==> flow/design.v <==
module adder16_7 (
    input [5:0] alufn,
    input [15:0] a,
    input [15:0] b,
    output reg [15:0] out,
    output reg z,
    output reg n,
    output reg v
  );
  reg [15:0] sum;
  reg [15:0] xb;
  always @* begin
    xb = b ^ {5'h10{alufn[0+0-:1]}};
    case (alufn[0+1-:2])
      2'h0: begin
        sum = a + b;
      end
      2'h1: begin
        sum = a - b;
      end
      2'h2: begin
        sum = a * b;
      end
      2'h3: begin
        sum = xb + 1'h1;
      end
      default: begin
        sum = a - b;
      end
    endcase
    v = (a[15+0-:1] & xb[15+0-:1] & ~sum[15+0-:1]) | (~a[15+0-:1] & ~xb[15+0-:1] & sum[15+0-:1]);
    n = sum[15+0-:1];
    z = (~|sum);
    out = sum;
  end
endmodule
module boolean16_9 (
    input [5:0] alufn,
    input [15:0] a,
    input [15:0] b,
    output reg [15:0] out
  );
  always @* begin
    case (alufn[0+3-:4])
      4'h8: begin
        out = a & b;
      end
      4'he: begin
        out = a | b;
      end
      4'h6: begin
        out = a ^ b;
      end
      4'ha: begin
        out = a;
      end
      default: begin
        out = 16'h0000;
      end
    endcase
  end
endmodule
module compare16_10 (
    input [5:0] alufn,
    input z,
    input v,
    input n,
    output reg [15:0] out
  );
  always @* begin
    case (alufn[1+1-:2])
      2'h1: begin
        out = z;
      end
      2'h2: begin
        out = n ^ v;
      end
      2'h3: begin
        out = z | (n ^ v);
      end
      default: begin
        out = 1'h0;
      end
    endcase
  end
endmodule
module shifter16_8 (
    input [15:0] a,
    input [15:0] b,
    input [5:0] alufn,
    output reg [15:0] out
  );
  always @* begin
    case (alufn[0+1-:2])
      2'h0: begin
        out = a <<< b[0+4-:5];
      end
      2'h1: begin
        out = a >>> b[0+4-:5];
      end
      2'h3: begin
        out = $signed(a) >>> b[0+4-:5];
      end
      default: begin
        out = 1'h0;
      end
    endcase
  end
endmodule
module alu_3 (
    input [5:0] alufn,
    input [15:0] a,
    input [15:0] b,
    output reg [15:0] alu_output
  );
  wire [16-1:0] M_add_out;
  wire [1-1:0] M_add_z;
  wire [1-1:0] M_add_n;
  wire [1-1:0] M_add_v;
  reg [6-1:0] M_add_alufn;
  reg [16-1:0] M_add_a;
  reg [16-1:0] M_add_b;
  adder16_7 add (
    .alufn(M_add_alufn),
    .a(M_add_a),
    .b(M_add_b),
    .out(M_add_out),
    .z(M_add_z),
    .n(M_add_n),
    .v(M_add_v)
  );
  wire [16-1:0] M_shift_out;
  reg [16-1:0] M_shift_a;
  reg [16-1:0] M_shift_b;
  reg [6-1:0] M_shift_alufn;
  shifter16_8 shift (
    .a(M_shift_a),
    .b(M_shift_b),
    .alufn(M_shift_alufn),
    .out(M_shift_out)
  );
  wire [16-1:0] M_bool_out;
  reg [6-1:0] M_bool_alufn;
  reg [16-1:0] M_bool_a;
  reg [16-1:0] M_bool_b;
  boolean16_9 bool (
    .alufn(M_bool_alufn),
    .a(M_bool_a),
    .b(M_bool_b),
    .out(M_bool_out)
  );
  wire [16-1:0] M_comp_out;
  reg [6-1:0] M_comp_alufn;
  reg [1-1:0] M_comp_z;
  reg [1-1:0] M_comp_v;
  reg [1-1:0] M_comp_n;
  compare16_10 comp (
    .alufn(M_comp_alufn),
    .z(M_comp_z),
    .v(M_comp_v),
    .n(M_comp_n),
    .out(M_comp_out)
  );
  always @* begin
    M_add_a = a;
    M_add_b = b;
    M_add_alufn = alufn;
    if (alufn[5:4] == 2'h3) begin
      M_add_alufn[1:0] = 2'h1;
    end
    M_comp_v = M_add_v;
    M_comp_n = M_add_n;
    M_comp_z = M_add_z;
    M_comp_alufn = alufn;
    M_bool_a = a;
    M_bool_b = b;
    M_bool_alufn = alufn;
    M_shift_a = a;
    M_shift_b = b;
    M_shift_alufn = alufn;
    case (alufn[4+1-:2])
      2'h0: begin
        alu_output = M_add_out;
      end
      2'h1: begin
        alu_output = M_bool_out;
      end
      2'h2: begin
        alu_output = M_shift_out;
      end
      2'h3: begin
        alu_output = M_comp_out;
      end
      default: begin
        alu_output = 16'h0000;
      end
    endcase
  end
endmodule
module alu16_top (
    input clk,
    input [5:0] alufn,
    input [15:0] a,
    input [15:0] b,
    output reg [15:0] y
  );
  reg [5:0] alufn_q;
  reg [15:0] a_q;
  reg [15:0] b_q;
  wire [15:0] alu_out;
  alu_3 alu (
    .alufn(alufn_q),
    .a(a_q),
    .b(b_q),
    .alu_output(alu_out)
  );
  always @(posedge clk) begin
    alufn_q <= alufn;
    a_q <= a;
    b_q <= b;
    y <= alu_out;
  end
endmodule
export LEC_CHECK = 0
export CAP_MARGIN = 20
export CORE_MARGIN = 2
export CORE_UTILIZATION = 40
export CTS_CLUSTER_DIAMETER = 392
export CTS_CLUSTER_SIZE = 100
export SLEW_MARGIN = 20
export TNS_END_PERCENT = 15
create_clock -name core_clock -period 6.5 [get_ports {clk}]
run.sh (not shown) runs the stock make flow with config.mk's settings and CLKGATE_MAP_FILE=.
==> next run, changes <==
- CORE_UTILIZATION: 40 -> 65
- CTS_CLUSTER_DIAMETER: 392 -> default
- CTS_CLUSTER_SIZE: 100 -> default
- TNS_END_PERCENT: 15 -> default
- clock period: 6.5 -> 5.31 ns (I/O delays scaled with it)
After rerunning: The new run ran to the end with violations: setup timing; cell area rose by 8.1%; non-clock buffer count rose by 81; maximum frequency rose by 10%; wire length rose by 6.9%; setup slack degrades by 0.60 ns; die size fell by 38%; global-route usage rose by 21 points; total power rose by 61%.
==> next run, changes <==
- CORE_UTILIZATION: 65 -> 72
- CTS_CLUSTER_DIAMETER: default -> 400
- PLACE_DENSITY_LB_ADDON: default -> 0.0
- clock period: 5.31 -> 2.43 ns (I/O delays scaled with it)
The changed run died in clock tree synthesis (4_1_cts) (DPL-0038).
Area after synthesis does not change.
Die area shrinks by roughly a tenth.
Synthesized cell count does not change.
==> next run, changes <==
- CORE_UTILIZATION: 72 -> 29
- CTS_CLUSTER_DIAMETER: 400 -> default
- PLACE_DENSITY_LB_ADDON: 0.0 -> default
- clock period: 2.43 -> 6.35 ns (I/O delays scaled with it)
Result:
- This time the run ran to the end with no violations
- area after synthesis stays the same
- die area is higher by well over a third
- synthesized cell count is unchanged
Power and IR drop assume default switching activity.
